== north ==
## fpadd
module fpadd (
    clk, reset, start,
    a, b,
    sum, 
    done
);
Size in the first run: roughly 1500 cells after synthesis, ~150 flip-flops, about 100 I/O pins, about 11000 µm² of cells after synthesis.
export LEC_CHECK = 0
export ABC_AREA = 0
export CAP_MARGIN = 5
export CELL_PAD_IN_SITES_DETAIL_PLACEMENT = 0
export CORE_ASPECT_RATIO = 0.5
export CORE_MARGIN = 9
export CORE_UTILIZATION = 55
export CTS_CLUSTER_DIAMETER = 53
export CTS_CLUSTER_SIZE = 20
export GPL_ROUTABILITY_DRIVEN = 0
export PLACE_DENSITY = 0.53
export SETUP_SLACK_MARGIN = 0.77
export SLEW_MARGIN = 20
export TNS_END_PERCENT = 70
create_clock -name core_clock -period 3.11 [get_ports {clk}]
run.sh (not shown) runs the stock make flow with config.mk's settings and CLKGATE_MAP_FILE=.
Input-level comparison between south and north:
- a deleted CTS_CLUSTER_SIZE that had been 20
- a deleted ABC_AREA that had been 0
- a deleted CTS_CLUSTER_DIAMETER that had been 53
- a change of CORE_MARGIN from 9 to 2
- a deleted SETUP_SLACK_MARGIN that had been 0.77
- a deleted GPL_ROUTABILITY_DRIVEN that had been 0
- a deleted PLACE_DENSITY that had been 0.53
- a change of CORE_UTILIZATION from 55 to 40
- a deleted TNS_END_PERCENT that had been 70
- a deleted CELL_PAD_IN_SITES_DETAIL_PLACEMENT that had been 0
- a change of CAP_MARGIN from 5 to 20
- a deleted CORE_ASPECT_RATIO that had been 0.5
- a change of the clock period (ns, I/O delays scaled along) from 3.11 to 5.0
Findings:
- When south is measured against north, its final-stage net count turns out 142 lower.
- Run comparison: south layer with the highest usage after global routing met1; north layer with the highest usage after global routing met2
- Minimum clock period delta for south relative to north: 0.72 ns higher
- Non-clock buffer count, south vs north: down by more than half
- Compared with north, south shows a higher slew at the pin with the worst max-slew slack.
- Going from north to south, total power saw a decrease, met2 routed wirelength saw a decrease, sequential cell area saw a decrease.
diff inputs: south => east
- CELL_PAD_IN_SITES_DETAIL_PLACEMENT now 1, previously not set
- CTS_CLUSTER_DIAMETER now 393, previously not set
[summary]
Summary of the comparison: non-clock buffer count is higher in east, relative to south. Looking at setup slack of the most critical reg-to-reg path across east and south, the one that comes out lower is east. [east vs south] largest stage delay on the critical path: lower in east. On final worst setup slack, south beats east. Of the two values seen for launching element of the worst setup path, mant_b[1]$_SDFFE_PP0P_ was produced by south and mant_a[1]$_SDFFE_PP0P_ by east. Comparing the two runs side by side, east comes out behind south on fmax. Compared with south, east shows detail-routed via count per cell higher by 3.9%. Power share of the clock group (east over south): decrease, 2.4 points. Min combinational cell fraction of total power across east and south: south. east vs. south: global-route usage went up by 2.6 points. Measured against south, the mean routed wirelength per cell of east comes out at 1.11 times the reference value.

========
Starting RTL as in the previous note.
Design fpadd, start of the top module:
module fpadd (
    clk, reset, start,
    a, b,
    sum, 
    done
);
    input clk, reset, start;
    input [31:0] a, b;
    output [31:0] sum;
    output done;
    reg sign_a, sign_b, sign_r;
    reg [7:0] exp_a, exp_b, exp_r;
	reg [25:0] mant_a, mant_b;
    reg [25:0] mant_r;
	reg [31:0] sum;  
	reg done;
    reg [23:0] mant_sum;
    parameter IDLE = 3'b000;
    parameter SIGN = 3'b001;
    parameter SHIFT = 3'b010;
    parameter ADD = 3'b011;
	parameter RESSIGN = 3'b100;
    parameter NORM = 3'b101;
    parameter SEARCH = 3'b110;
	parameter FIN = 3'b111;
    reg[2:0] pres_state;
	always @(posedge clk) begin
	    if(reset) begin
			exp_a <= 0; exp_b <= 0; exp_r <= 0;
			mant_a <= 0; mant_b <= 0; mant_r <= 0;
			sign_a <= 0; sign_b <= 0; sign_r <= 0;
			done <= 0; sum <= 0; mant_sum <= 0;
    	end
    	else if(start) begin
	    	sign_a <= a[31];
	    	sign_b <= b[31];
			exp_a <= a[30:23];
			exp_b <= b[30:23];
			mant_a <= {3'b001, a[22:0]};  
			mant_b <= {3'b001, b[22:0]};  
	    	done <= 0;
	    	pres_state <= IDLE;
	    end
	    else begin
	    	case(pres_state)
			IDLE:  
	    	begin
		    	if ((exp_a == 8'b0) && (mant_a[22:0] == 22'b0 && mant_a[23] == 1'b1)) begin
					sum <= {sign_b, exp_b, mant_b[22:0]};
					done <= 1;
					pres_state <= FIN;
		    	end
	    		else if ((exp_b == 8'b0) && (mant_b[22:0] == 22'b0 && mant_b[23] == 1'b1)) begin
					sum <= {sign_a, exp_a, mant_a[22:0]};
					done <= 1;
					pres_state <= FIN;
		    	end
				else if (exp_a == 8'b11111111) begin
					sum <= {sign_a, exp_a, mant_a[22:0]};
					done <= 1;
					pres_state <= FIN;
				end
				else if (exp_b == 8'b11111111) begin
					sum <= {sign_b, exp_b, mant_b[22:0]};
					done <= 1;
					pres_state <= FIN;
				end
				else begin
					pres_state <= SIGN;
				end
			end	
			SIGN:  
			begin
				if (sign_a) begin
					mant_a <= ~mant_a + 1;
				end	
				if (sign_b) begin
					mant_b <= ~mant_b + 1;
				end	
				pres_state <= SHIFT;
			end
			SHIFT:  
			begin
				if(exp_a > exp_b) begin
					mant_b <= {sign_b, mant_b[25:1]};  
					exp_b <= exp_b + 1;
					exp_r <= exp_a;
				end
				else if(exp_a < exp_b) begin
					mant_a <= {sign_a, mant_a[25:1]};  
					exp_a <= exp_a + 1;
					exp_r <= exp_b;
				end
				else
					exp_r <= exp_a;
				pres_state <= (exp_a == exp_b) ? ADD : pres_state;
			end
			ADD:  
			begin
				mant_r <= mant_a + mant_b;
  ...
clock: 2.67 ns
lec_check: 0
abc_area: 0
cap_margin: 20
core_margin: 2
core_utilization: 72
cts_cluster_size: 73
hold_slack_margin: -0.08
place_density: 0.95
slew_margin: 20
The starting point did not get past global routing (5_1_grt).
Next try:
- ABC_AREA: 0 -> unset
- CORE_UTILIZATION: 72 -> 55
- CTS_CLUSTER_SIZE: 73 -> unset
- HOLD_SLACK_MARGIN: -0.08 -> unset
- PLACE_DENSITY: 0.95 -> unset
- clock period: 2.67 -> 3.66 ns (I/O delays scaled with it)
Outcome: The changed run passed the timing, DRC and antenna checks. Area after synthesis is unchanged. Die area went up by a quarter to a third. Synthesized cell count is unchanged.
Next try:
- CORE_UTILIZATION: 55 -> 72
- PLACE_DENSITY: unset -> 0.67
- SETUP_SLACK_MARGIN: unset -> 1.18
- clock period: 3.66 -> 4.08 ns (I/O delays scaled with it)
=> Worst hold slack got worse by 0.0045 ns; die size went down by a quarter to a third; final cell count is lower by a few percent; core utilization rises by 22 points; maximum frequency went up by a little under a tenth; via count rises by roughly a tenth.

========
== v40 ==
fpadd again, from the RTL that the note above started with.
export LEC_CHECK = 0
export ABC_AREA = 1
export CAP_MARGIN = 20
export CORE_ASPECT_RATIO = 0.5
export CORE_MARGIN = 2
export CORE_UTILIZATION = 59
export CTS_CLUSTER_DIAMETER = 378
export CTS_CLUSTER_SIZE = 98
export PLACE_DENSITY = 0.37
export SETUP_SLACK_MARGIN = 0.09
export SLEW_MARGIN = 20
export TNS_END_PERCENT = 5
create_clock -name core_clock -period 5.0 [get_ports {clk}]
No stage failed in v40, and the final checks on the layout all came back clean.
Input changes introduced in v53 (baseline for comparison: v40):
Settings: removing TNS_END_PERCENT (formerly 5); removing CTS_CLUSTER_SIZE (formerly 98); removing ABC_AREA (formerly 1); removing SETUP_SLACK_MARGIN (formerly 0.09); removing CORE_ASPECT_RATIO (formerly 0.5); removing CTS_CLUSTER_DIAMETER (formerly 378); changing CORE_UTILIZATION from 59 to 40; removing PLACE_DENSITY (formerly 0.37); changing the clock period (ns, I/O delays scaled along) from 5.0 to 3.66.
[summary]
v53 vs. v40: post-synthesis chip area from yosys went down by 1200 µm².
v40 -> v53: power decreased by a few percent
In the flow results for v40 and v53, the inverter tally of the final layout excluding the clock network is larger on v40.
Side by side, proportion of final cell area spent on non-clock buffers turned out higher in v53 than in v40.
Of v40 and v53, v53 shows the lower wire length, with v40 above it.
Total routed wire length on the met1 layer (v40 / v53): 1.06
### v53 -> v26
Settings: PLACE_DENSITY: unset -> 0.67; SETUP_SLACK_MARGIN: unset -> 1.21; CTS_CLUSTER_SIZE: unset -> 76; CORE_UTILIZATION: 40 -> 72; the clock period (ns, I/O delays scaled along): 3.66 -> 4.08.
--- outcome ---
Looking only at final instance area, and setting everything else aside, the higher value of v53 and v26 goes to v26. Global-route wire length before repair delta (v26 − v53): unfavourable. Compared with v53, in v26 overall power of the completed layout down 5.9%, sequential share of layout area decreased by 0.65 points relative to the old numbers.

========
JK:
fpadd again, from the RTL that the note above started with.
Design fpadd, start of the top module:
module fpadd (
    clk, reset, start,
    a, b,
    sum, 
    done
);
    input clk, reset, start;
    input [31:0] a, b;
    output [31:0] sum;
    output done;
    reg sign_a, sign_b, sign_r;
    reg [7:0] exp_a, exp_b, exp_r;
	reg [25:0] mant_a, mant_b;
    reg [25:0] mant_r;
	reg [31:0] sum;  
	reg done;
    reg [23:0] mant_sum;
    parameter IDLE = 3'b000;
    parameter SIGN = 3'b001;
    parameter SHIFT = 3'b010;
    parameter ADD = 3'b011;
	parameter RESSIGN = 3'b100;
    parameter NORM = 3'b101;
    parameter SEARCH = 3'b110;
	parameter FIN = 3'b111;
    reg[2:0] pres_state;
	always @(posedge clk) begin
	    if(reset) begin
			exp_a <= 0; exp_b <= 0; exp_r <= 0;
			mant_a <= 0; mant_b <= 0; mant_r <= 0;
			sign_a <= 0; sign_b <= 0; sign_r <= 0;
			done <= 0; sum <= 0; mant_sum <= 0;
    	end
    	else if(start) begin
	    	sign_a <= a[31];
	    	sign_b <= b[31];
			exp_a <= a[30:23];
			exp_b <= b[30:23];
			mant_a <= {3'b001, a[22:0]};  
			mant_b <= {3'b001, b[22:0]};  
	    	done <= 0;
	    	pres_state <= IDLE;
	    end
	    else begin
	    	case(pres_state)
			IDLE:  
	    	begin
		    	if ((exp_a == 8'b0) && (mant_a[22:0] == 22'b0 && mant_a[23] == 1'b1)) begin
					sum <= {sign_b, exp_b, mant_b[22:0]};
					done <= 1;
					pres_state <= FIN;
		    	end
	    		else if ((exp_b == 8'b0) && (mant_b[22:0] == 22'b0 && mant_b[23] == 1'b1)) begin
					sum <= {sign_a, exp_a, mant_a[22:0]};
					done <= 1;
					pres_state <= FIN;
		    	end
				else if (exp_a == 8'b11111111) begin
					sum <= {sign_a, exp_a, mant_a[22:0]};
					done <= 1;
					pres_state <= FIN;
				end
				else if (exp_b == 8'b11111111) begin
					sum <= {sign_b, exp_b, mant_b[22:0]};
					done <= 1;
					pres_state <= FIN;
				end
				else begin
					pres_state <= SIGN;
				end
			end	
			SIGN:  
			begin
				if (sign_a) begin
					mant_a <= ~mant_a + 1;
				end	
				if (sign_b) begin
					mant_b <= ~mant_b + 1;
				end	
				pres_state <= SHIFT;
			end
			SHIFT:  
			begin
				if(exp_a > exp_b) begin
					mant_b <= {sign_b, mant_b[25:1]};  
					exp_b <= exp_b + 1;
					exp_r <= exp_a;
				end
				else if(exp_a < exp_b) begin
					mant_a <= {sign_a, mant_a[25:1]};  
					exp_a <= exp_a + 1;
					exp_r <= exp_b;
				end
				else
					exp_r <= exp_a;
				pres_state <= (exp_a == exp_b) ? ADD : pres_state;
			end
			ADD:  
			begin
  ...
Settings: LEC_CHECK=0, ABC_AREA=0, CAP_MARGIN=5, CORE_MARGIN=2, CORE_UTILIZATION=69, CTS_CLUSTER_SIZE=20, GPL_ROUTABILITY_DRIVEN=1, SLEW_MARGIN=20, TNS_END_PERCENT=70; clock period 3.27 ns.
JK was carried through to the last stage, and its layout satisfied the timing, DRC and antenna checks.
Input changes introduced in MS (baseline for comparison: JK):
-- flow/config.mk --
<<< JK, line 7
export LEC_CHECK = 0
export ABC_AREA = 0
export CAP_MARGIN = 5
export CORE_MARGIN = 2
export CORE_UTILIZATION = 69
export CTS_CLUSTER_SIZE = 20
export GPL_ROUTABILITY_DRIVEN = 1
export SLEW_MARGIN = 20
>>> MS, line 7
export LEC_CHECK = 0
export ABC_AREA = 1
export CAP_MARGIN = 40
export CORE_MARGIN = 2
export CORE_UTILIZATION = 69
export CTS_CLUSTER_DIAMETER = 366
export CTS_CLUSTER_SIZE = 20
export GPL_ROUTABILITY_DRIVEN = 1
export SETUP_SLACK_MARGIN = -0.18
export SLEW_MARGIN = 20
==> flow/constraint.sdc <==
create_clock -name core_clock -period 2.58 [get_ports {clk}]
set_input_delay 0.5160 -clock core_clock [delete_from_list [all_inputs] [get_ports {clk}]]
set_output_delay 0.5160 -clock core_clock [all_outputs]
set_load 0.01 [all_outputs]
==> comparison <==
- Both conditions hold for JK: the flow ran to the end and the final layout passed the timing, DRC and antenna checks.
- Final checks on MS, whose flow otherwise completed, came back failing, citing setup timing.
- Total design power came out higher on MS than on JK.
- On number of flip-flops and latches in the synthesized netlist, MS and JK are neck and neck.
- Relative to JK, fraction of synthesized area in multiplexers has decreased by 2.3 points in MS.
- JK ended up with met1 as its layer with the highest usage; MS ended up with met2.
- Synthesis area per yosys, MS and JK, lower one = JK.
- Going from JK to MS, die size increased about 10%; routed wire length increased 25%.
- Per the comparison of MS with JK, total instance count after detailed placement saw an increase; standard-cell row count moved up; final-layout non-clock buffer area share has decreased.
> inputs changed (MS -> AL)
==> flow/config.mk <==
export PLATFORM = sky130hd
export DESIGN_NAME = fpadd
export DESIGN_NICKNAME = fpadd
export VERILOG_FILES = /design/flow/design.v
export SDC_FILE = /design/flow/constraint.sdc
export NUM_CORES = 4
export LEC_CHECK = 0
export CAP_MARGIN = 20
export CORE_MARGIN = 2
export CORE_UTILIZATION = 72
export PLACE_DENSITY = 0.67
export SLEW_MARGIN = 20
==> flow/constraint.sdc <==
create_clock -name core_clock -period 4.08 [get_ports {clk}]
set_input_delay 0.8160 -clock core_clock [delete_from_list [all_inputs] [get_ports {clk}]]
set_output_delay 0.8160 -clock core_clock [all_outputs]
set_load 0.01 [all_outputs]
Results
- MS: flow complete, layout not clean; failing: setup timing
- AL: all stages complete, timing, DRC and antenna checks passed
- Summary of AL over MS: count of vias placed by the detailed router now sits lower, die footprint now sits lower, power dissipated by switching net loads now sits lower, global-route usage now sits lower, portion of total power attributed to combinational logic now sits lower.
- In AL the clock network fraction of total power turned out 11 points higher than in MS.
- Of the two values seen for group drawing the most power, combinational cells was produced by MS and sequential cells by AL.
- Against MS as the reference, AL delivers a lower final cell count.
- Highest-delay cell along the critical path = sky130_fd_sc_hd__dfxtp_1: MS; highest-delay cell along the critical path = sky130_fd_sc_hd__or4_4: AL
- Diff MS -> AL: final wirelength went down, wire length of the first global-routing pass went down.
- Comparing AL and MS, the lower area added between synthesis and finish was measured on AL.
No activity file was given, so power comes from the tool's default toggle rates.
